==> flow/design.v (excerpt) <==
module fir_filter
#(
    parameter NUM_ELEMENTS = 7
)
(
    input clk,
    input rst,
    input [ 7 : 0 ] weight_data,
    input [ 2 : 0 ] weight_idx,
    input weight_valid,
    output weight_ready,
    input [ 7 : 0 ] input_data,
    input input_valid,
    output input_ready,
    output [ 15 : 0 ] output_data,
    input output_ready,
    output output_valid
);
clock: 7.58 ns
lec_check: 0
abc_area: 1
cap_margin: 30
core_margin: 2
core_utilization: 70
cts_cluster_diameter: 31
cts_cluster_size: 15
place_density_lb_addon: 0.2
slew_margin: 20
run.sh (not shown) runs the stock make flow with config.mk's settings and CLKGATE_MAP_FILE=.
The baseline produced a layout that fails on negative setup slack.
Next try:
ABC_AREA = not set   (was 1)
CAP_MARGIN = 20   (was 30)
CORE_UTILIZATION = 64   (was 70)
CTS_CLUSTER_DIAMETER = not set   (was 31)
CTS_CLUSTER_SIZE = not set   (was 15)
PLACE_DENSITY_LB_ADDON = not set   (was 0.2)
TNS_END_PERCENT = 5   (was not set)
clock period = 9.99 ns   (was 7.58 ns; I/O delays follow)
After rerunning:
- With this change the flow passed the timing, DRC and antenna checks
- setup slack improved by 1.5 ns
- final area goes down by about 12%
- total power goes down by 49%
- routed wire length goes down by 14%
- die size goes up by 3.1%
- via count goes down by about 20%
- clock power goes down by 23%
- critical path depth stays the same
Next try:
CORE_UTILIZATION = 50   (was 64)
CTS_CLUSTER_DIAMETER = 244   (was not set)
CTS_CLUSTER_SIZE = 93   (was not set)
TNS_END_PERCENT = not set   (was 5)
clock period = 11.2 ns   (was 9.99 ns; I/O delays follow)
Power fell by 13%; setup slack improved by 0.085 ns; die size rose by 27%.
Next try:
CORE_UTILIZATION = 59   (was 50)
CTS_CLUSTER_DIAMETER = 221   (was 244)
CTS_CLUSTER_SIZE = not set   (was 93)
SETUP_SLACK_MARGIN = 0.26   (was not set)
clock period = 10.5 ns   (was 11.2 ns; I/O delays follow)
After rerunning: The new run completed without violations. Global-route usage increases by 4.9 points. Non-clock buffer count rises by 16. Routed wire length goes up by 4.2%. Critical path depth increases by 2. Flip-flop count stays the same. Cell count falls by 2.1%. Area after synthesis does not change.
Next try:
CORE_UTILIZATION = 66   (was 59)
CTS_CLUSTER_DIAMETER = 258   (was 221)
CTS_CLUSTER_SIZE = 98   (was not set)
SETUP_SLACK_MARGIN = not set   (was 0.26)
clock period = 13.0 ns   (was 10.5 ns; I/O delays follow)
After rerunning: Via count is about the same; worst setup slack improved by 1.6 ns; design area drops by about 1.3%; power fell by about 23%; wire length drops by 3.6%; area after synthesis does not change; utilization rose by 7.2 points; clock skew hardly moves; first-iteration DRC count went up by about 17%; die area goes down by 10%.
Next try:
CORE_ASPECT_RATIO = 0.5   (was not set)
CORE_UTILIZATION = 40   (was 66)
CTS_CLUSTER_DIAMETER = 393   (was 258)
CTS_CLUSTER_SIZE = 100   (was 98)
TNS_END_PERCENT = 5   (was not set)
The new run went through all stages and came out clean.
Sequential cell count stays the same.
Final cell count grows by 11%.
Power goes down by 1.7%.

* * *

## main
Starting RTL as in the previous note.
clock: 20.3 ns
lec_check: 0
abc_area: 1
cap_margin: 5
cell_pad_in_sites_global_placement: 1
core_aspect_ratio: 0.69
core_margin: 7
core_utilization: 39
cts_cluster_diameter: 276
cts_cluster_size: 77
gpl_routability_driven: 1
gpl_timing_driven: 0
hold_slack_margin: 0.14
min_routing_layer: met2
place_density: 0.82
setup_slack_margin: -1.32
slew_margin: 20
tns_end_percent: 10
main finished all stages; the layout is clean.
> inputs changed (main -> the feature branch)
- clearing CTS_CLUSTER_SIZE, which used to be 77
- swapping 1 for 3 in CELL_PAD_IN_SITES_GLOBAL_PLACEMENT
- swapping 0.69 for 0.53 in CORE_ASPECT_RATIO
Notes after the runs:
From the feature branch to main, final setup TNS did not move at all.
Status: sequential power parity (main, the feature branch)
From the feature branch to main, cell area after technology mapping did not move at all.
Wire length of the first global-routing pass in the feature branch vs main: up 7.2%
Of the feature branch and main, it is the feature branch that has the higher maximum number of pins on one net before global-route repair.
Compared main against the feature branch; sequential share of layout area within noise.
Final cell count without fillers across main and the feature branch: no real change.
Per the comparison of the feature branch with main, internal power component went down by 35 uW, final design area excluding fillers roughly the same.

* * *

job 2717:
The RTL this note starts from:
==> flow/design.v <==
`timescale 1ns / 1ps
module fir_filter
#(
    parameter NUM_ELEMENTS = 7
)
(
    input clk,
    input rst,
    input [ 7 : 0 ] weight_data,
    input [ 2 : 0 ] weight_idx,
    input weight_valid,
    output weight_ready,
    input [ 7 : 0 ] input_data,
    input input_valid,
    output input_ready,
    output [ 15 : 0 ] output_data,
    input output_ready,
    output output_valid
);
    assign weight_ready = 1;
    assign input_ready = 1;
    assign output_valid = 1;
    reg [7:0] weights [NUM_ELEMENTS-1:0];
    reg [7:0] values [NUM_ELEMENTS-1:0];
    integer i;
    always@(posedge clk)begin
        if (rst)begin
            for (i = 0; i< NUM_ELEMENTS; i = i+1)
                weights[i] = 0;
        end else if (weight_valid)
            weights[weight_idx] = weight_data;
        for (i = NUM_ELEMENTS-1; i> 0; i=i-1)begin
            values[i] <= rst?0:values[i-1];
        end
        values[0] <= rst?0:input_data;
    end
    wire [15:0] intermediate_sums [NUM_ELEMENTS-1:0];
    assign output_data = intermediate_sums[NUM_ELEMENTS-1];  
    generate
        genvar j;
        for (j = 0; j<NUM_ELEMENTS; j=j+1)begin:summation
            assign intermediate_sums[j] = (j?intermediate_sums[j-1]:0) + values[j]*weights[j];
        end
    endgenerate
endmodule
==> flow/config.mk <==
export PLATFORM = sky130hd
export DESIGN_NAME = fir_filter
export DESIGN_NICKNAME = fir_filter
export VERILOG_FILES = /design/flow/design.v
export SDC_FILE = /design/flow/constraint.sdc
export NUM_CORES = 4
export LEC_CHECK = 0
export ABC_AREA = 1
export CAP_MARGIN = 20
export CORE_MARGIN = 2
export CORE_UTILIZATION = 70
export CTS_CLUSTER_DIAMETER = 197
export CTS_CLUSTER_SIZE = 18
export HOLD_SLACK_MARGIN = -0.08
export PLACE_DENSITY_LB_ADDON = 0.18
export SLEW_MARGIN = 20
export TNS_END_PERCENT = 5
==> flow/constraint.sdc <==
create_clock -name core_clock -period 10.9 [get_ports {clk}]
set_input_delay 2.1800 -clock core_clock [delete_from_list [all_inputs] [get_ports {clk}]]
set_output_delay 2.1800 -clock core_clock [all_outputs]
set_load 0.01 [all_outputs]
Job 2717 finished all stages; the layout is clean.
diff inputs: job 2717 => job 3653
Settings: a deleted CTS_CLUSTER_SIZE that had been 18; a deleted ABC_AREA that had been 1; a change of CORE_UTILIZATION from 70 to 20; a deleted PLACE_DENSITY_LB_ADDON that had been 0.18; a deleted CTS_CLUSTER_DIAMETER that had been 197; a deleted TNS_END_PERCENT that had been 5; a deleted HOLD_SLACK_MARGIN that had been -0.08; a change of the clock period (ns, I/O delays scaled along) from 10.9 to 11.4.
## What came out
Comparing summed standard-cell area reported by yosys for job 2717 and job 3653, the bigger number came from job 2717. Job 3653 vs job 2717 — post-route worst hold slack rose 0.030 ns. Job 3653 against job 2717; cell area is up slightly.
Inputs modified between job 3653 and job 883:
Settings: an added CTS_CLUSTER_DIAMETER of 31; a change of CAP_MARGIN from 20 to 30; a change of CORE_UTILIZATION from 20 to 70; a change of the clock period (ns, I/O delays scaled along) from 11.4 to 7.58.
Notes after the runs:
- Summary of job 883 over job 3653: share of the clock period used by the worst path after layout increased 23 points, non-clock buffer instance count of the final layout increased 231.
- Of job 3653 and job 883, the run reporting the higher clock skew was job 883.
- Delta (job 883 minus job 3653): total power went up, utilization went up, sequential cell area share went down, clock network power went up.
- Job 883: all stages done; final checks FAILED (setup timing).
- Job 883 ended with more aggregate global-route resource usage than job 3653.
- Fraction of power consumed by the clock network: job 883 vs job 3653 down 2.9 points
- Job 883 ends up with a power share of the combinational group that is 7.2 points higher than in job 3653.

* * *

## try-maple
RTL: the design.v shown in full above, as it stands there.
clock: 7.94 ns
lec_check: 0
cap_margin: 20
core_margin: 2
core_utilization: 72
cts_cluster_diameter: 29
cts_cluster_size: 34
place_density: 0.7
setup_slack_margin: 0.94
slew_margin: 20
Layout checks on try-maple: not met. Flow itself completed; violations: setup timing.
Modified inputs, try-quartz compared to try-maple
==> flow/config.mk <==
export PLATFORM = sky130hd
export DESIGN_NAME = fir_filter
export DESIGN_NICKNAME = fir_filter
export VERILOG_FILES = /design/flow/design.v
export SDC_FILE = /design/flow/constraint.sdc
export NUM_CORES = 4
export LEC_CHECK = 0
export ABC_AREA = 1
export CAP_MARGIN = 20
export CORE_MARGIN = 2
export CORE_UTILIZATION = 72
export CTS_CLUSTER_DIAMETER = 400
export CTS_CLUSTER_SIZE = 98
export SLEW_MARGIN = 20
==> flow/constraint.sdc <==
create_clock -name core_clock -period 8.78 [get_ports {clk}]
set_input_delay 1.7560 -clock core_clock [delete_from_list [all_inputs] [get_ports {clk}]]
set_output_delay 1.7560 -clock core_clock [all_outputs]
set_load 0.01 [all_outputs]
Notes after the runs:
The wire length of try-quartz was inferior to that of try-maple. try-quartz vs try-maple: combinational cell power up. [try-quartz] routed length on met1 rose 8.0% relative to try-maple. Finished, but not clean: try-quartz, with setup timing. What try-maple reported for number of buffers added for setup after CTS has to be multiplied by 1.5 to get the figure for try-quartz. Die size grows by a few percent when moving from try-maple to try-quartz. For non-filler instance count after layout, dividing the value from try-maple by the value from try-quartz gives 0.846. On worst path buffer plus inverter count: between try-quartz and try-maple, it ends up higher for try-quartz. Relative to try-maple, sum of negative setup slack increased by 6.21 ns in try-quartz. Delta (try-quartz minus try-maple): clock-cell share of area level; non-clock buffer count moved down.
The inputs of try-onyx differ from those of try-quartz as listed below.
diff --git a/flow/config.mk b/flow/config.mk
--- a/flow/config.mk
+++ b/flow/config.mk
@@ -7,8 +7,8 @@
 export LEC_CHECK = 0
 export ABC_AREA = 1
-export CAP_MARGIN = 20
+export CAP_MARGIN = 30
 export CORE_MARGIN = 2
 export CORE_UTILIZATION = 72
-export CTS_CLUSTER_DIAMETER = 400
-export CTS_CLUSTER_SIZE = 98
+export CTS_CLUSTER_DIAMETER = 31
+export PLACE_DENSITY = 0.35
 export SLEW_MARGIN = 20
==> flow/constraint.sdc <==
create_clock -name core_clock -period 7.58 [get_ports {clk}]
set_input_delay 1.5160 -clock core_clock [delete_from_list [all_inputs] [get_ports {clk}]]
set_output_delay 1.5160 -clock core_clock [all_outputs]
set_load 0.01 [all_outputs]
==> results <==
- try-onyx vs try-quartz, layout buffer count excluding clock buffers went up by about 14%.
- try-quartz had finished all stages when the layout checks came back failing, citing setup timing.
- Although try-onyx finished all stages, its layout failed final checks on setup timing.
- Diff try-onyx and try-quartz: required time reported for the critical path endpoint lower in try-onyx
- Summary of try-onyx over try-quartz: number of distinct standard cells referenced by the synthesized netlist neither gained nor lost much; worst hold slack rose by 0.0031 ns; met3 routed wirelength decreased by 6.9% relative to the old numbers; final worst slack decreased 0.81 ns.
- Power (higher): try-onyx
- Comparing try-onyx and try-quartz, the lower critical path depth is on try-quartz.
- As of try-onyx, total area of sequential cells had risen slightly compared to try-quartz.
- Looking at cell count across try-onyx and try-quartz, the one that comes out higher is try-onyx.
diff inputs: try-onyx => try-zinc
==> flow/config.mk <==
export PLATFORM = sky130hd
export DESIGN_NAME = fir_filter
export DESIGN_NICKNAME = fir_filter
export VERILOG_FILES = /design/flow/design.v
export SDC_FILE = /design/flow/constraint.sdc
export NUM_CORES = 4
export LEC_CHECK = 0
export CAP_MARGIN = 20
export CORE_MARGIN = 2
export CORE_UTILIZATION = 40
export SLEW_MARGIN = 20
==> flow/constraint.sdc <==
create_clock -name core_clock -period 13.0 [get_ports {clk}]
set_input_delay 2.6000 -clock core_clock [delete_from_list [all_inputs] [get_ports {clk}]]
set_output_delay 2.6000 -clock core_clock [all_outputs]
set_load 0.01 [all_outputs]
## What came out
try-zinc completed; timing, DRC and antenna clean
Between try-onyx and try-zinc, the cell count went down.
try-zinc vs. try-onyx: cell count after synthesis decreased by 23% relative to the old numbers; yosys synthesis chip area has decreased; area fraction in compound gates after synthesis now sits lower; worst max-slew margin expressed relative to the limit moved up.
The slowest cell on the critical path comes out sky130_fd_sc_hd__dfxtp_1 in one run and sky130_fd_sc_hd__fa_1 in the other, namely in try-zinc and try-onyx respectively.
Sequential share of layout area: try-zinc vs try-onyx up 1.7 points
Input-level comparison between try-amber and try-zinc:
diff --git a/flow/config.mk b/flow/config.mk
--- a/flow/config.mk
+++ b/flow/config.mk
@@ -9,3 +9,5 @@
 export CORE_MARGIN = 2
 export CORE_UTILIZATION = 40
+export HOLD_SLACK_MARGIN = 0.03
+export SETUP_SLACK_MARGIN = 3.51
 export SLEW_MARGIN = 20
--- outcome ---
try-amber was carried through to the last stage, and its layout satisfied the timing, DRC and antenna checks.
The minimum clock period after layout of try-amber was superior to that of try-zinc.
Relative to try-zinc, try-amber degrades via count of the routed design.
Looking at number of cells upsized or downsized after cts, try-amber sits above try-zinc.
Worst setup slack, try-amber and try-zinc: smaller value in try-zinc
Sequential power (try-amber over try-zinc): decrease, about 2%
Measured against try-zinc, the number of stages on the worst setup path of try-amber comes out at 0.885 times the reference value.
--- input diff try-amber..try-willow ---
diff --git a/flow/config.mk b/flow/config.mk
--- a/flow/config.mk
+++ b/flow/config.mk
@@ -7,7 +7,10 @@
 export LEC_CHECK = 0
 export CAP_MARGIN = 20
+export CORE_ASPECT_RATIO = 0.56
 export CORE_MARGIN = 2
-export CORE_UTILIZATION = 40
-export HOLD_SLACK_MARGIN = 0.03
+export CORE_UTILIZATION = 22
+export GPL_TIMING_DRIVEN = 0
+export MIN_ROUTING_LAYER = met2
+export PLACE_DENSITY_LB_ADDON = 0.05
 export SETUP_SLACK_MARGIN = 3.51
 export SLEW_MARGIN = 20
Summary of try-willow over try-amber: worst slack at placement now smaller, global-route wire length before repair went up 33%, net switching component of the power moved up, layout filler cell count grew by 4,722.
try-willow vs. try-amber: total power saw an increase, met3 usage in global routing saw an increase, final critical-path share of the clock period saw an increase, maximum operating frequency saw a decrease.
Power and IR drop assume default switching activity.
